==> inputs of v8 <==
==> flow/design.v <==
`timescale 1ns / 1ps
module Simple_Dual_BRAM #(
    parameter BRAM_DATA_WIDTH = 96,
    parameter BRAM_DEPTH = 256,
    parameter BRAM_ADDR_WIDTH = $clog2(BRAM_DEPTH)
)
(
    input clk,
    input we_a,
    input en_a,
    input [BRAM_ADDR_WIDTH - 1 : 0] addr_a,
    input [BRAM_DATA_WIDTH - 1 : 0] din_a,
    input en_b,
    input [BRAM_ADDR_WIDTH - 1 : 0] addr_b,
    output [BRAM_DATA_WIDTH - 1 : 0] dout_b
);
reg [BRAM_DATA_WIDTH - 1 : 0] dout_b_r;
assign dout_b = dout_b_r;
(* RAM_STYLE = "BLOCK" *) reg [BRAM_DATA_WIDTH - 1 : 0] ram [BRAM_DEPTH - 1 : 0];
always @(posedge clk) begin
    if (en_a)
        if (we_a)
            ram[addr_a] <= din_a;
    if (en_b)
        dout_b_r <= ram[addr_b];
end
endmodule
`timescale 1ns/1ps
module ddr_axi_read #(
    parameter DATA_WIDTH = 64,
    parameter ADDR_WIDTH = 29,
    parameter BURST_LEN_WIDTH = 8,
    parameter NUM_BURST_WIDTH = 8
)
(
    input ACLK,
    input ARESETN,
    input rd_start,
    input [BURST_LEN_WIDTH - 1 : 0] rd_burst_len, 
    input [ADDR_WIDTH - 1 : 0] rd_start_addr,
    input [NUM_BURST_WIDTH - 1 : 0] rd_num_burst,  
    output rd_ready,  
    output [DATA_WIDTH - 1 : 0] rd_fifo_data,
    output rd_fifo_we,
    output rd_done,  
    output [3 : 0] m_axi_arid,
    output [ADDR_WIDTH - 1 : 0] m_axi_araddr,
    output [BURST_LEN_WIDTH - 1 : 0] m_axi_arlen,
    output [2 : 0] m_axi_arsize,
    output [1 : 0] m_axi_arburst,
    output [0 : 0] m_axi_arlock,
    output [3 : 0] m_axi_arcache,
    output [2 : 0] m_axi_arprot,
    output [3 : 0] m_axi_arqos,
    output m_axi_arvalid,
    input m_axi_arready,
    output m_axi_rready,
    input m_axi_rlast,
    input m_axi_rvalid,
    input [1 : 0] m_axi_rresp,
    input [3 : 0] m_axi_rid,
    input [DATA_WIDTH - 1 : 0] m_axi_rdata
);
    localparam S_RD_IDLE = 3'd0;
    localparam S_RA_START = 3'd1;
    localparam S_RA_WAIT = 3'd2;
    localparam S_RD_PROC = 3'd3;
    localparam S_RD_DONE = 3'd4;
    reg [2 : 0] rd_state;
    reg [2 : 0] rd_state_d1;
    always @(posedge ACLK) begin
        rd_state_d1 <= rd_state;
    end
    reg [ADDR_WIDTH - 1 : 0] m_axi_araddr_reg;
    reg [BURST_LEN_WIDTH - 1 : 0] m_axi_arlen_reg;
    reg m_axi_arvalid_reg;
    assign m_axi_arid = 4'b1111;
    assign m_axi_arsize = 3'b011;  
    assign m_axi_arburst = 2'b01;  
    assign m_axi_arlock = 1'b0;  
    assign m_axi_arcache = 4'b0011;  
    assign m_axi_arprot = 3'b000;  
    assign m_axi_arqos = 4'b0000;  
    assign m_axi_rready = 1'b1;
    reg [NUM_BURST_WIDTH - 1 : 0] num_burst_counter;  
    reg [NUM_BURST_WIDTH - 1 : 0] num_burst_rd_counter;  
    always @(posedge ACLK or negedge ARESETN) begin
        if (~ARESETN) begin
            num_burst_counter <= 0;
        end else if (rd_state == S_RD_IDLE & rd_start) begin
            num_burst_counter <= rd_num_burst - 1;
        end else if (rd_state == S_RA_WAIT & (m_axi_arvalid & m_axi_arready)) begin
            num_burst_counter <= num_burst_counter - 1;
        end
    end
    always @(posedge ACLK or negedge ARESETN) begin
        if (~ARESETN) begin
            num_burst_rd_counter <= 0;
        end else if (rd_state == S_RD_IDLE & rd_start) begin
            num_burst_rd_counter <= rd_num_burst;
        end else if (rd_state != S_RD_IDLE & (m_axi_rlast & m_axi_rvalid & m_axi_rready)) begin
            num_burst_rd_counter <= num_burst_rd_counter - 1;
        end
    end
    always @(posedge ACLK or negedge ARESETN) begin
        if (!ARESETN) begin
            rd_state <= S_RD_IDLE;
            m_axi_araddr_reg <= 0;
            m_axi_arlen_reg <= 0;
            m_axi_arvalid_reg <= 0;
        end else begin
            case (rd_state)
                S_RD_IDLE: begin
                    if (rd_start) begin
                        rd_state <= S_RA_START;
                        m_axi_araddr_reg <= rd_start_addr;
                        m_axi_arlen_reg <= rd_burst_len - 1;
                    end
                end
                S_RA_START: begin
                    rd_state <= S_RA_WAIT;
                    m_axi_arvalid_reg <= 1;
                end
                S_RA_WAIT: begin
                    if (m_axi_arvalid & m_axi_arready) begin
                        if (num_burst_counter == 0) begin
                            rd_state <= S_RD_PROC;
                            m_axi_arvalid_reg <= 0;
                        end else if (num_burst_counter > 0) begin
                            rd_state <= S_RA_START;
                            m_axi_arvalid_reg <= 0;
                            m_axi_araddr_reg <= m_axi_araddr_reg + ((m_axi_arlen_reg + 1) << m_axi_arsize);
                        end
                    end
                end
                S_RD_PROC: begin
                    if (num_burst_rd_counter == 0) begin
                        rd_state <= S_RD_DONE;
                    end
                end
                S_RD_DONE: begin
                    rd_state <= S_RD_IDLE;
                end
            endcase
        end
    end
    assign rd_ready = (rd_state == S_RD_IDLE);
    assign m_axi_arvalid = m_axi_arvalid_reg;
    assign m_axi_araddr = m_axi_araddr_reg;
    assign m_axi_arlen = m_axi_arlen_reg;
    assign rd_done = (rd_state == S_RD_DONE);
    assign rd_fifo_we = m_axi_rvalid & m_axi_rready;
    assign rd_fifo_data = m_axi_rdata;
endmodule
`timescale 1ns / 1ps
module pp_buffer_wrapper #(
    parameter BRAM0_DEPTH = 32,
    parameter BRAM0_DW = 64,
    parameter BRAM1_DEPTH = 32,
    parameter BRAM1_DW = 64,
    parameter BURST_LEN_WIDTH = 8,
    parameter NUM_BURST_WIDTH = 8,
    parameter DDR_ADDR_WIDTH = 29,
    parameter DDR_DW = 64,
    parameter BRAM0_ADDR_WIDTH = $clog2(BRAM0_DEPTH),
    parameter BRAM1_ADDR_WIDTH = $clog2(BRAM1_DEPTH)
)
(
    input clk,
    input rst_n,
    input rd_start,
    input [BURST_LEN_WIDTH - 1 : 0] rd_burst_len,
    input [NUM_BURST_WIDTH - 1 : 0] rd_num_burst,
    input [DDR_ADDR_WIDTH - 1 : 0] rd_start_addr,    
    output rd_ready,
    output rd_done,
    input [BRAM0_ADDR_WIDTH - 1 : 0] rd_start_bram_addr,
    input bram0_r_en,
    input bram1_r_en,
    output [BRAM0_DW - 1 : 0] bram0_rdata,
    output [BRAM1_DW - 1 : 0] bram1_rdata,
    input [BRAM0_ADDR_WIDTH - 1 : 0] bram0_r_addr,
    input [BRAM1_ADDR_WIDTH - 1 : 0] bram1_r_addr,
    output [3: 0] m_axi_arid,
    output [DDR_ADDR_WIDTH - 1 : 0] m_axi_araddr,
    output [BURST_LEN_WIDTH - 1 : 0] m_axi_arlen,
    output [2 : 0] m_axi_arsize,
    output [1 : 0] m_axi_arburst,
    output         m_axi_arlock,
    output [3 : 0] m_axi_arcache,
    output [2 : 0] m_axi_arprot,
    output [3 : 0] m_axi_arqos,
    output         m_axi_arvalid,
    input          m_axi_arready,
    output m_axi_rready,
    input m_axi_rlast,
    input m_axi_rvalid,
    input [1 : 0] m_axi_rresp,
    input [3 : 0] m_axi_rid,
    input [DDR_DW - 1 : 0] m_axi_rdata
);
reg [1 : 0] d2b_active_bram;  
reg [BRAM0_ADDR_WIDTH - 1 : 0] d2b_bram_addr;
wire [BRAM0_ADDR_WIDTH - 1 : 0] bram0_w_addr;
wire [BRAM1_ADDR_WIDTH - 1 : 0] bram1_w_addr;
wire [BRAM0_DW - 1 : 0] bram0_wdata;
wire [BRAM1_DW - 1 : 0] bram1_wdata;
wire [BRAM0_DW - 1 : 0] rd_fifo_data;
wire rd_fifo_we;
wire bram0_w_en, bram1_w_en;
wire bram0_we, bram1_we;
always @(posedge clk or negedge rst_n) begin
    if (~rst_n) begin
        d2b_active_bram <= 2'b01;  
    end else if (rd_done) begin
        d2b_active_bram <= ~d2b_active_bram;  
    end
end
always @(posedge clk or negedge rst_n) begin
    if (~rst_n) begin
        d2b_bram_addr <= 0;
    end else if (rd_start & rd_ready) begin
        d2b_bram_addr <= rd_start_bram_addr;
    end else if (rd_fifo_we) begin
        d2b_bram_addr <= d2b_bram_addr + 1;
    end
end
assign bram0_w_en = 1;
assign bram1_w_en = 1;
assign bram0_wdata = (d2b_active_bram[0])? rd_fifo_data : 0;
assign bram1_wdata = (d2b_active_bram[1])? rd_fifo_data : 0;
assign bram0_we = (d2b_active_bram[0])? rd_fifo_we : 0;
assign bram1_we = (d2b_active_bram[1])? rd_fifo_we : 0;
assign bram0_w_addr = (d2b_active_bram[0])? d2b_bram_addr : 0;
assign bram1_w_addr = (d2b_active_bram[1])? d2b_bram_addr : 0;
ddr_axi_read #(
    .DATA_WIDTH(DDR_DW), 
    .ADDR_WIDTH(DDR_ADDR_WIDTH), 
    .BURST_LEN_WIDTH(BURST_LEN_WIDTH), 
    .NUM_BURST_WIDTH(NUM_BURST_WIDTH) 
)
inst_ddr_axi_read
(
    .ACLK(clk), 
    .ARESETN(rst_n), 
    .rd_start(rd_start), 
    .rd_burst_len(rd_burst_len), 
    .rd_start_addr(rd_start_addr), 
    .rd_num_burst(rd_num_burst), 
    .rd_ready(rd_ready), 
    .rd_fifo_data(rd_fifo_data), 
    .rd_fifo_we(rd_fifo_we), 
    .rd_done(rd_done), 
    .m_axi_arid(m_axi_arid), 
    .m_axi_araddr(m_axi_araddr), 
    .m_axi_arlen(m_axi_arlen), 
    .m_axi_arsize(m_axi_arsize), 
    .m_axi_arburst(m_axi_arburst), 
    .m_axi_arlock(m_axi_arlock), 
    .m_axi_arcache(m_axi_arcache), 
    .m_axi_arprot(m_axi_arprot), 
    .m_axi_arqos(m_axi_arqos), 
    .m_axi_arvalid(m_axi_arvalid), 
    .m_axi_arready(m_axi_arready), 
    .m_axi_rready(m_axi_rready), 
    .m_axi_rlast(m_axi_rlast), 
    .m_axi_rvalid(m_axi_rvalid), 
    .m_axi_rresp(m_axi_rresp), 
    .m_axi_rid(m_axi_rid), 
    .m_axi_rdata(m_axi_rdata) 
);
Simple_Dual_BRAM #(
    .BRAM_DATA_WIDTH(BRAM0_DW),
    .BRAM_DEPTH(BRAM0_DEPTH),
    .BRAM_ADDR_WIDTH(BRAM0_ADDR_WIDTH)
)
inst0_Simple_Dual_BRAM
(
    .clk(clk),
    .we_a(bram0_we),
    .en_a(bram0_w_en),
    .addr_a(bram0_w_addr),
    .din_a(bram0_wdata),
    .en_b(bram0_r_en),
    .addr_b(bram0_r_addr),
    .dout_b(bram0_rdata)
);
Simple_Dual_BRAM #(
    .BRAM_DATA_WIDTH(BRAM1_DW),
    .BRAM_DEPTH(BRAM1_DEPTH),
    .BRAM_ADDR_WIDTH(BRAM1_ADDR_WIDTH)
)
inst1_Simple_Dual_BRAM
(
    .clk(clk),
    .we_a(bram1_we),
    .en_a(bram1_w_en),
    .addr_a(bram1_w_addr),
    .din_a(bram1_wdata),
    .en_b(bram1_r_en),
    .addr_b(bram1_r_addr),
    .dout_b(bram1_rdata)
);
endmodule
==> flow/run.sh <==
#!/bin/bash
# the make line also repeats each setting of config.mk as NAME=value (left out here)
make -C /OpenROAD-flow-scripts/flow DESIGN_CONFIG=/design/flow/config.mk WORK_HOME=/design/flow/orfs CLKGATE_MAP_FILE= finish
==> flow/config.mk <==
export PLATFORM = sky130hd
export DESIGN_NAME = pp_buffer_wrapper
export DESIGN_NICKNAME = pp_buffer_wrapper
export VERILOG_FILES = /design/flow/design.v
export SDC_FILE = /design/flow/constraint.sdc
export NUM_CORES = 4
export LEC_CHECK = 0
export CAP_MARGIN = 15
export CORE_ASPECT_RATIO = 1.68
export CORE_MARGIN = 2
export CORE_UTILIZATION = 67
export CTS_CLUSTER_DIAMETER = 189
export GPL_ROUTABILITY_DRIVEN = 0
export GPL_TIMING_DRIVEN = 0
export HOLD_SLACK_MARGIN = 0.17
export MAX_ROUTING_LAYER = met5
export PLACE_DENSITY_LB_ADDON = 0.25
export SETUP_SLACK_MARGIN = 0.67
export SLEW_MARGIN = 20
==> flow/constraint.sdc <==
create_clock -name core_clock -period 5.86 [get_ports {clk}]
set_input_delay 1.1720 -clock core_clock [delete_from_list [all_inputs] [get_ports {clk}]]
set_output_delay 1.1720 -clock core_clock [all_outputs]
set_load 0.01 [all_outputs]
==> v12 (differences from v8) <==
==> flow/config.mk (replaced) <==
export PLATFORM = sky130hd
export DESIGN_NAME = pp_buffer_wrapper
export DESIGN_NICKNAME = pp_buffer_wrapper
export VERILOG_FILES = /design/flow/design.v
export SDC_FILE = /design/flow/constraint.sdc
export NUM_CORES = 4
export LEC_CHECK = 0
export CAP_MARGIN = 15
export CORE_MARGIN = 2
export CORE_UTILIZATION = 58
export CTS_CLUSTER_SIZE = 30
export PLACE_DENSITY = 0.6
export SLEW_MARGIN = 20
==> flow/constraint.sdc (replaced) <==
create_clock -name core_clock -period 1.84 [get_ports {clk}]
set_input_delay 0.3680 -clock core_clock [delete_from_list [all_inputs] [get_ports {clk}]]
set_output_delay 0.3680 -clock core_clock [all_outputs]
set_load 0.01 [all_outputs]
==> comparison table <==
quantity                                                                                v12            v8
Final standard cell count with taps included and fillers excluded                     13100         11600
Fraction of the core area covered by cells at the end of the flow                     73.3%         77.7%
Clk cell area share                                                                   6.65%         6.12%
Clock buf count                                                                         507           433
Clock latency reported for the late side of the worst-skew pair                      960 ps        950 ps
Power in the clock group                                                            85.8 mW       24.5 mW
Setup Total Neg Slack                                                            -467480 ps          0 ps
Dpl cell area                                                                  188000 sq um  178000 sq um
Number of vias after detailed routing                                                 84600         86900
Port-buffer cells                                                                       299           291
Gate power share                                                                      17.0%         13.3%
Worst IR drop on VDD                                                              0.00102 V    0.000324 V
Pin count of the biggest net entering global routing                                     65            56
Initial antenna violation count                                                          34            56
Clock Pin Slew Worst Setup and Hold Paths                                             60 ps         70 ps
Initial standard-cell utilization of the core                                         58.2%         67.4%
Area added between synthesis and finish                                               25.8%         15.3%
Met3 Wirelength                                                                    39300 um      57200 um
Result of the run                                                  finished with violations  timing/DRC/antenna clean
Violated checks                                                        negative setup slack             -
Die Span X                                                                           536 um        386 um
Bufs and invs on worst path                                                               3             4
Worst reg2reg path depth                                                                 12             7
Number of endpoints failing setup at the final stage                                   3830             0
Power figures rest on the tool's default switching activity, not on a simulated workload.
